## SCALER_TOPv2
module SCALER_TOPv2(
		input clk33_i,
		input rst_i,
		input [16:0] scal_i,
		input [4:0] scal_addr_i,
		input scal_rd_i,
		output [15:0] scal_dat_o,
		output [15:0] refpulse_cnt_o
    );
make LEC_CHECK=0 CAP_MARGIN=20 CELL_PAD_IN_SITES_GLOBAL_PLACEMENT=3 CORE_MARGIN=2 CORE_UTILIZATION=40 GPL_ROUTABILITY_DRIVEN=1 MIN_ROUTING_LAYER=met2 PLACE_DENSITY_LB_ADDON=0.25 SLEW_MARGIN=20 TNS_END_PERCENT=50 finish   # period 2.97 ns
run.sh (not shown) runs the stock make flow with config.mk's settings and CLKGATE_MAP_FILE=.
The baseline finished but failed the layout checks on negative setup slack.
Rerun with:
==> flow/config.mk (replaced) <==
export PLATFORM = sky130hd
export DESIGN_NAME = SCALER_TOPv2
export DESIGN_NICKNAME = SCALER_TOPv2
export VERILOG_FILES = /design/flow/design.v
export SDC_FILE = /design/flow/constraint.sdc
export NUM_CORES = 4
export LEC_CHECK = 0
export CAP_MARGIN = 20
export CORE_MARGIN = 2
export CORE_UTILIZATION = 36
export PLACE_DENSITY = 0.6
export SLEW_MARGIN = 20
==> flow/constraint.sdc (replaced) <==
create_clock -name core_clock -period 5.34 [get_ports {clk33_i}]
set_input_delay 1.0680 -clock core_clock [delete_from_list [all_inputs] [get_ports {clk33_i}]]
set_output_delay 1.0680 -clock core_clock [all_outputs]
set_load 0.01 [all_outputs]
Outcome: The changed run went through all stages and came out clean; routed wire length decreases by about a fifth; final cell count decreases slightly; core utilization decreases by 6.8 points; worst setup slack gains 0.82 ns; clock-buffer cell count decreases by 38; worst hold slack gains 0.25 ns; synthesized cell count stays the same; power decreases by well over a third; clock skew decreases by 0.014 ns; global-route usage decreases by 20 points.


SCALER_TOPv2 again, from the RTL that the note above started with.
export LEC_CHECK = 0
export CAP_MARGIN = 5
export CELL_PAD_IN_SITES_DETAIL_PLACEMENT = 0
export CELL_PAD_IN_SITES_GLOBAL_PLACEMENT = 0
export CORE_ASPECT_RATIO = 1.52
export CORE_MARGIN = 2
export CORE_UTILIZATION = 70
export CTS_CLUSTER_SIZE = 52
export GPL_TIMING_DRIVEN = 1
export MAX_ROUTING_LAYER = met4
export MIN_ROUTING_LAYER = met1
export PLACE_DENSITY_LB_ADDON = 0.17
export SETUP_SLACK_MARGIN = 1.08
export SLEW_MARGIN = 20
export TNS_END_PERCENT = 90
create_clock -name core_clock -period 3.81 [get_ports {clk33_i}]
The first run never finished: it broke off in 5_1_grt.
Edit:
ABC_AREA = 1   (was not set)
CAP_MARGIN = 20   (was 5)
CELL_PAD_IN_SITES_DETAIL_PLACEMENT = not set   (was 0)
CELL_PAD_IN_SITES_GLOBAL_PLACEMENT = not set   (was 0)
CORE_ASPECT_RATIO = not set   (was 1.52)
CORE_UTILIZATION = 72   (was 70)
CTS_CLUSTER_SIZE = 44   (was 52)
GPL_TIMING_DRIVEN = not set   (was 1)
MAX_ROUTING_LAYER = not set   (was met4)
MIN_ROUTING_LAYER = not set   (was met1)
PLACE_DENSITY_LB_ADDON = 0.08   (was 0.17)
SETUP_SLACK_MARGIN = not set   (was 1.08)
TNS_END_PERCENT = not set   (was 90)
clock period = 3.03 ns   (was 3.81 ns; I/O delays follow)
Result:
- With this change the flow finished but fails on negative setup slack
- die area climbs by 0.51%
- area after synthesis climbs by 3.4%
- synthesized cell count climbs by 59%
Edit:
ABC_AREA = not set   (was 1)
CORE_UTILIZATION = 40   (was 72)
CTS_CLUSTER_SIZE = not set   (was 44)
PLACE_DENSITY = 0.6   (was not set)
PLACE_DENSITY_LB_ADDON = not set   (was 0.08)
clock period = 5.34 ns   (was 3.03 ns; I/O delays follow)
After rerunning:
- The new run completed with no timing, DRC or antenna violations
- synthesized cell count is lower by well over a third
- worst setup slack improved by 0.71 ns
- combinational power came out lower by well over a third
- flip-flop count is unchanged
Edit:
CORE_UTILIZATION = 70   (was 40)
SETUP_SLACK_MARGIN = 1.13   (was not set)
clock period = 4.4 ns   (was 5.34 ns; I/O delays follow)
The changed run completed, yet does not pass: max-capacitance violations, max-slew violations.
Sequential power is higher by about a fifth.
Sequential share of layout area is higher by 0.59 points.
Design area is lower slightly.
Clock-buffer cell count is lower by 20.
Via count is higher by about a fifth.
Die size is lower by well over a third.
Wire length is higher by about a fifth.
Setup slack loses 0.62 ns.
First-iteration DRC count is higher by well over a third.


Starting RTL as in the previous note.
// SCALER_TOPv2
module SCALER_TOPv2(
		input clk33_i,
		input rst_i,
		input [16:0] scal_i,
		input [4:0] scal_addr_i,
		input scal_rd_i,
		output [15:0] scal_dat_o,
		output [15:0] refpulse_cnt_o
    );
export LEC_CHECK = 0
export CAP_MARGIN = 25
export CELL_PAD_IN_SITES_DETAIL_PLACEMENT = 0
export CELL_PAD_IN_SITES_GLOBAL_PLACEMENT = 3
export CORE_ASPECT_RATIO = 0.67
export CORE_MARGIN = 10
export CORE_UTILIZATION = 23
export CTS_CLUSTER_SIZE = 71
export GPL_ROUTABILITY_DRIVEN = 0
export GPL_TIMING_DRIVEN = 0
export HOLD_SLACK_MARGIN = 0.02
export MAX_ROUTING_LAYER = met5
export MIN_ROUTING_LAYER = met1
export PLACE_DENSITY_LB_ADDON = 0.25
export SLEW_MARGIN = 20
export TNS_END_PERCENT = 50
create_clock -name core_clock -period 3.81 [get_ports {clk33_i}]
The baseline reached the layout checks and failed them: negative setup slack.
Edit:
CAP_MARGIN = 5   (was 25)
CELL_PAD_IN_SITES_GLOBAL_PLACEMENT = 0   (was 3)
CORE_ASPECT_RATIO = 1.52   (was 0.67)
CORE_MARGIN = 5   (was 10)
CORE_UTILIZATION = 70   (was 23)
CTS_CLUSTER_SIZE = 52   (was 71)
GPL_ROUTABILITY_DRIVEN = not set   (was 0)
GPL_TIMING_DRIVEN = 1   (was 0)
HOLD_SLACK_MARGIN = not set   (was 0.02)
MAX_ROUTING_LAYER = met4   (was met5)
PLACE_DENSITY_LB_ADDON = not set   (was 0.25)
SETUP_SLACK_MARGIN = 0.93   (was not set)
TNS_END_PERCENT = 90   (was 50)
Result: With this change the flow aborted during global routing (5_1_grt) with ODB-0269. Die size falls by 67%. Synthesized area is unchanged. Synthesized cell count stays the same.
Edit:
CAP_MARGIN = 20   (was 5)
CELL_PAD_IN_SITES_DETAIL_PLACEMENT = not set   (was 0)
CELL_PAD_IN_SITES_GLOBAL_PLACEMENT = not set   (was 0)
CORE_ASPECT_RATIO = not set   (was 1.52)
CORE_MARGIN = 2   (was 5)
CORE_UTILIZATION = 40   (was 70)
CTS_CLUSTER_SIZE = not set   (was 52)
GPL_ROUTABILITY_DRIVEN = 0   (was not set)
GPL_TIMING_DRIVEN = not set   (was 1)
MAX_ROUTING_LAYER = not set   (was met4)
MIN_ROUTING_LAYER = not set   (was met1)
PLACE_DENSITY_LB_ADDON = 0.18   (was not set)
SETUP_SLACK_MARGIN = not set   (was 0.93)
TNS_END_PERCENT = not set   (was 90)
clock period = 10.0 ns   (was 3.81 ns; I/O delays follow)
=> Now the flow went through all stages and came out clean; synthesized area stays the same; synthesized cell count does not change; die area came out higher by 69%.
Edit:
CORE_UTILIZATION = 65   (was 40)
CTS_CLUSTER_SIZE = 74   (was not set)
GPL_ROUTABILITY_DRIVEN = not set   (was 0)
MAX_ROUTING_LAYER = met4   (was not set)
PLACE_DENSITY_LB_ADDON = not set   (was 0.18)
SETUP_SLACK_MARGIN = -0.65   (was not set)
clock period = 6.8 ns   (was 10.0 ns; I/O delays follow)
The new run went through all stages and came out clean.
Final cell count decreases by 13%.
Area after synthesis stays the same.
Sequential share of layout area increases by 0.98 points.
Clock-buffer cell count decreases by 48.
Edit:
CORE_UTILIZATION = 70   (was 65)
CTS_CLUSTER_DIAMETER = 29   (was not set)
CTS_CLUSTER_SIZE = 37   (was 74)
MAX_ROUTING_LAYER = not set   (was met4)
PLACE_DENSITY = 0.6   (was not set)
SETUP_SLACK_MARGIN = 1.13   (was -0.65)
clock period = 3.81 ns   (was 6.8 ns; I/O delays follow)
=> Now the flow ended with an error in clock tree synthesis (4_1_cts), error DPL-0033. Synthesized area is unchanged. Synthesized cell count stays the same. Die area falls by about 7%.


Starting RTL as in the previous note.
make LEC_CHECK=0 ABC_AREA=1 CAP_MARGIN=20 CORE_MARGIN=2 CORE_UTILIZATION=72 CTS_CLUSTER_DIAMETER=393 CTS_CLUSTER_SIZE=15 PLACE_DENSITY_LB_ADDON=0.08 SETUP_SLACK_MARGIN=0.49 SLEW_MARGIN=20 finish   # period 3.03 ns
==> next run, changes <==
==> flow/config.mk (replaced) <==
export PLATFORM = sky130hd
export DESIGN_NAME = SCALER_TOPv2
export DESIGN_NICKNAME = SCALER_TOPv2
export VERILOG_FILES = /design/flow/design.v
export SDC_FILE = /design/flow/constraint.sdc
export NUM_CORES = 4
export LEC_CHECK = 0
export ABC_AREA = 1
export CAP_MARGIN = 0
export CELL_PAD_IN_SITES_GLOBAL_PLACEMENT = 1
export CORE_MARGIN = 7
export CORE_UTILIZATION = 40
export CTS_CLUSTER_DIAMETER = 226
export CTS_CLUSTER_SIZE = 12
export GPL_ROUTABILITY_DRIVEN = 0
export MAX_ROUTING_LAYER = met5
export PLACE_DENSITY_LB_ADDON = 0.16
export SLEW_MARGIN = 0
==> flow/constraint.sdc (replaced) <==
create_clock -name core_clock -period 10.0 [get_ports {clk33_i}]
set_input_delay 2.0000 -clock core_clock [delete_from_list [all_inputs] [get_ports {clk33_i}]]
set_output_delay 2.0000 -clock core_clock [all_outputs]
set_load 0.01 [all_outputs]
Effect:
- clock power goes down by 64%
- core utilization goes down by 37 points
- flip-flop count is unchanged
- worst setup slack gains 4400 ps
- synthesized cell count stays the same


The RTL this note starts from:
==> flow/design.v <==
`timescale 1ns / 1ps
module SCALER_CLOCK_v2(
		input clk33_i,
		input rst_i,
		output khz_clk_o
    );
	localparam [15:0] MATCH = 33333;
	reg [15:0] counter;
	reg khz_clk;
	always @(posedge clk33_i) begin
		if (rst_i) begin
			counter <= {16{1'b0}};
			khz_clk <= 1'b0;
		end else begin
			if (khz_clk) counter <= {16{1'b0}};
			else counter <= counter + 1;
			khz_clk <= (counter == MATCH);
		end
	end
	assign khz_clk_o = khz_clk;
endmodule
`timescale 1ns / 1ps
module ANITA3_scaler(
		clk_i,
		rst_i,
		pps_i,
		count_i,
		scaler_o
    );
	parameter WIDTH = 8;
	parameter PRESCALE = 0;
	input clk_i;
	input rst_i;
	input pps_i;
	input count_i;
	output [WIDTH-1:0] scaler_o;
	reg [WIDTH+PRESCALE-1:0] counter;
	wire [WIDTH+PRESCALE:0] counter_plus_one = counter + 1;
	reg [WIDTH-1:0] scaler;
	always @(posedge clk_i) begin
		if (rst_i) begin
			counter <= {WIDTH+PRESCALE{1'b0}};
			scaler <= {WIDTH{1'b0}};
		end else begin
			if (pps_i) counter <= {WIDTH+PRESCALE{1'b0}};
			else if (count_i && !counter_plus_one[WIDTH+PRESCALE]) counter <= counter_plus_one;
			if (pps_i) scaler <= counter[PRESCALE +: WIDTH];
		end
	end
	assign scaler_o = scaler;
endmodule
`timescale 1ns / 1ps
module SCALER_TOPv2(
		input clk33_i,
		input rst_i,
		input [16:0] scal_i,
		input [4:0] scal_addr_i,
		input scal_rd_i,
		output [15:0] scal_dat_o,
		output [15:0] refpulse_cnt_o
    );
	wire update_scalers;
	SCALER_CLOCK_v2 u_clk(.clk33_i(clk33_i),
								 .rst_i(rst_i),
								 .khz_clk_o(update_scalers));
	wire [15:0] scaler_data_out[31:0];
	reg [1:0] ref_pulse_reg;
	reg [15:0] ref_pulse_counter;
	reg [15:0] ref_pulse_count;
	reg [15:0] gated_scaler;
	wire [15:0] ref_pulse_in = {16{scal_i[0]}};
	always @(posedge clk33_i) begin
		if (rst_i) begin
			gated_scaler <= {16{1'b0}};
			ref_pulse_reg <= {2{1'b0}};
			ref_pulse_counter <= {16{1'b0}};
			ref_pulse_count <= {16{1'b0}};
		end else begin
			gated_scaler <= ref_pulse_in & scal_i[16:1];
			ref_pulse_reg <= {ref_pulse_reg[0],scal_i[0]};
			if (update_scalers) ref_pulse_counter <= {16{1'b0}};
			else if (ref_pulse_reg[0] && !ref_pulse_reg[1]) ref_pulse_counter <= ref_pulse_counter + 1;
			if (update_scalers) ref_pulse_count <= ref_pulse_counter;
		end
	end
	generate
		genvar trig, ant;
		for (trig=0;trig<4;trig=trig+1) begin : L1
			ANITA3_scaler #(.WIDTH(16),.PRESCALE(0)) u_l1_scaler(.clk_i(clk33_i),
																				  .rst_i(rst_i),
																				  .pps_i(update_scalers),
																				  .count_i(scal_i[1+trig]),
																				  .scaler_o(scaler_data_out[12+trig]));
			ANITA3_scaler #(.WIDTH(16),.PRESCALE(0)) u_l1_mon_scaler(.clk_i(clk33_i),
																				  .rst_i(rst_i),
																				  .pps_i(update_scalers),
																				  .count_i(gated_scaler[trig]),
																				  .scaler_o(scaler_data_out[28+trig]));
		end
		for (ant=0;ant<12;ant=ant+1) begin : ANT
			ANITA3_scaler #(.WIDTH(16),.PRESCALE(0)) u_ant_scaler(.clk_i(clk33_i),
																					.rst_i(rst_i),
																					.pps_i(update_scalers),
																					.count_i(scal_i[5+ant]),
																					.scaler_o(scaler_data_out[ant]));
			ANITA3_scaler #(.WIDTH(16),.PRESCALE(0)) u_ant_mon_scaler(.clk_i(clk33_i),
																					.rst_i(rst_i),
																					.pps_i(update_scalers),
																					.count_i(gated_scaler[4+ant]),
																					.scaler_o(scaler_data_out[16+ant]));
		end
	endgenerate
	reg scaler_bank;
	reg [31:0] scaler_ram[63:0];
	reg [31:0] scaler_out;
	reg reading;
	reg updating;
	reg was_updating;
	reg maybe_reading_too_slow;
	reg [4:0] scaler_addr_count;
	wire [5:0] scaler_addr_count_plus_one = scaler_addr_count + 1;
	always @(posedge clk33_i) begin
		if (updating && !rst_i)
			scaler_ram[{scaler_bank,scaler_addr_count}] <= {ref_pulse_count,scaler_data_out[scaler_addr_count]};
		scaler_out <= scaler_ram[{!scaler_bank,scal_addr_i}];
	end
	always @(posedge clk33_i) begin	
		if (rst_i) begin
			scaler_bank <= 1'b0;
			reading <= 1'b0;
			updating <= 1'b0;
			was_updating <= 1'b0;
			maybe_reading_too_slow <= 1'b0;
			scaler_addr_count <= {5{1'b0}};
		end else begin
		if (update_scalers) updating <= 1;
		else if (scaler_addr_count_plus_one[5]) updating <= 0;
		if (updating) scaler_addr_count <= scaler_addr_count_plus_one;
		if ((scal_addr_i == {5{1'b0}}) && scal_rd_i)
			reading <= 1;
		else if ((scal_addr_i == {5{1'b1}}) && scal_rd_i) 
			reading <= 0;
		else if (update_scalers && maybe_reading_too_slow)
			reading <= 0;
		if (!reading) maybe_reading_too_slow <= 0;
		else if (update_scalers && reading) maybe_reading_too_slow <= 1;
		was_updating <= updating;
		if (!updating && was_updating && !reading) scaler_bank <= ~scaler_bank;		
		end
	end
	assign scal_dat_o = scaler_out[15:0];
	assign refpulse_cnt_o = scaler_out[31:16];
endmodule
clock: 6.8 ns
lec_check: 0
cap_margin: 20
core_margin: 2
core_utilization: 57
setup_slack_margin: -0.65
slew_margin: 20
The first run went through all stages and came out clean.
Rerun with:
Settings changed: ABC_AREA set to 1, CAP_MARGIN 20 to 0, CORE_UTILIZATION 57 to 40, GPL_ROUTABILITY_DRIVEN set to 0, HOLD_SLACK_MARGIN set to -0.02, MAX_ROUTING_LAYER set to met4, PLACE_DENSITY_LB_ADDON set to 0.16, SETUP_SLACK_MARGIN -0.65 to not set.
Clock period 6.8 ns to 10.0 ns, I/O delays scaled along.
Total power falls by 30%.
Setup slack improved by 3.3 ns.
Routed wire length grows by 5.3%.
Register-to-register slack improved by 3.9 ns.
Critical path depth shrinks by 1.
Global-route usage drops by 9.4 points.
Rerun with:
Settings changed: CELL_PAD_IN_SITES_DETAIL_PLACEMENT set to 0, CELL_PAD_IN_SITES_GLOBAL_PLACEMENT set to 0, CORE_ASPECT_RATIO set to 1.52, CORE_UTILIZATION 40 to 68, CTS_CLUSTER_SIZE set to 52, GPL_ROUTABILITY_DRIVEN 0 to not set, GPL_TIMING_DRIVEN set to 1, HOLD_SLACK_MARGIN -0.02 to not set, MIN_ROUTING_LAYER set to met1, PLACE_DENSITY_LB_ADDON 0.16 to not set, SETUP_SLACK_MARGIN set to 1.08, SLEW_MARGIN 20 to 5, TNS_END_PERCENT set to 90.
Clock period 10.0 ns to 4.64 ns, I/O delays scaled along.
Effect: Flip-flop count is unchanged. Worst hold slack gains 0.028 ns. Final cell count shrinks by 10%. Register-to-register slack got worse by 4.8 ns. Global-route usage goes up by 16 points.
Rerun with:
Settings changed: ABC_AREA 1 to not set, CAP_MARGIN 0 to 20, CELL_PAD_IN_SITES_DETAIL_PLACEMENT 0 to not set, CELL_PAD_IN_SITES_GLOBAL_PLACEMENT 0 to not set, CORE_ASPECT_RATIO 1.52 to not set, CTS_CLUSTER_SIZE 52 to 34, GPL_TIMING_DRIVEN 1 to not set, MAX_ROUTING_LAYER met4 to not set, MIN_ROUTING_LAYER met1 to not set, SETUP_SLACK_MARGIN 1.08 to 0.9, SLEW_MARGIN 5 to 20, TNS_END_PERCENT 90 to not set.
Clock period 4.64 ns to 3.9 ns, I/O delays scaled along.
Combinational power grows by about 4%.
Non-clock buffer count went up by 227.
Cell area increases by 0.91%.
Clock power increases by 31%.
Synthesized area fell by 3.3%.
Worst setup slack got worse by 0.77 ns.
Total power goes up by 23%.
Global-route usage increases by 2.9 points.
Critical path depth came out higher by 2.
Sequential share of layout area went down by 0.49 points.
Final cell count is lower by 28%.
Power figures rest on the tool's default switching activity, not on a simulated workload.
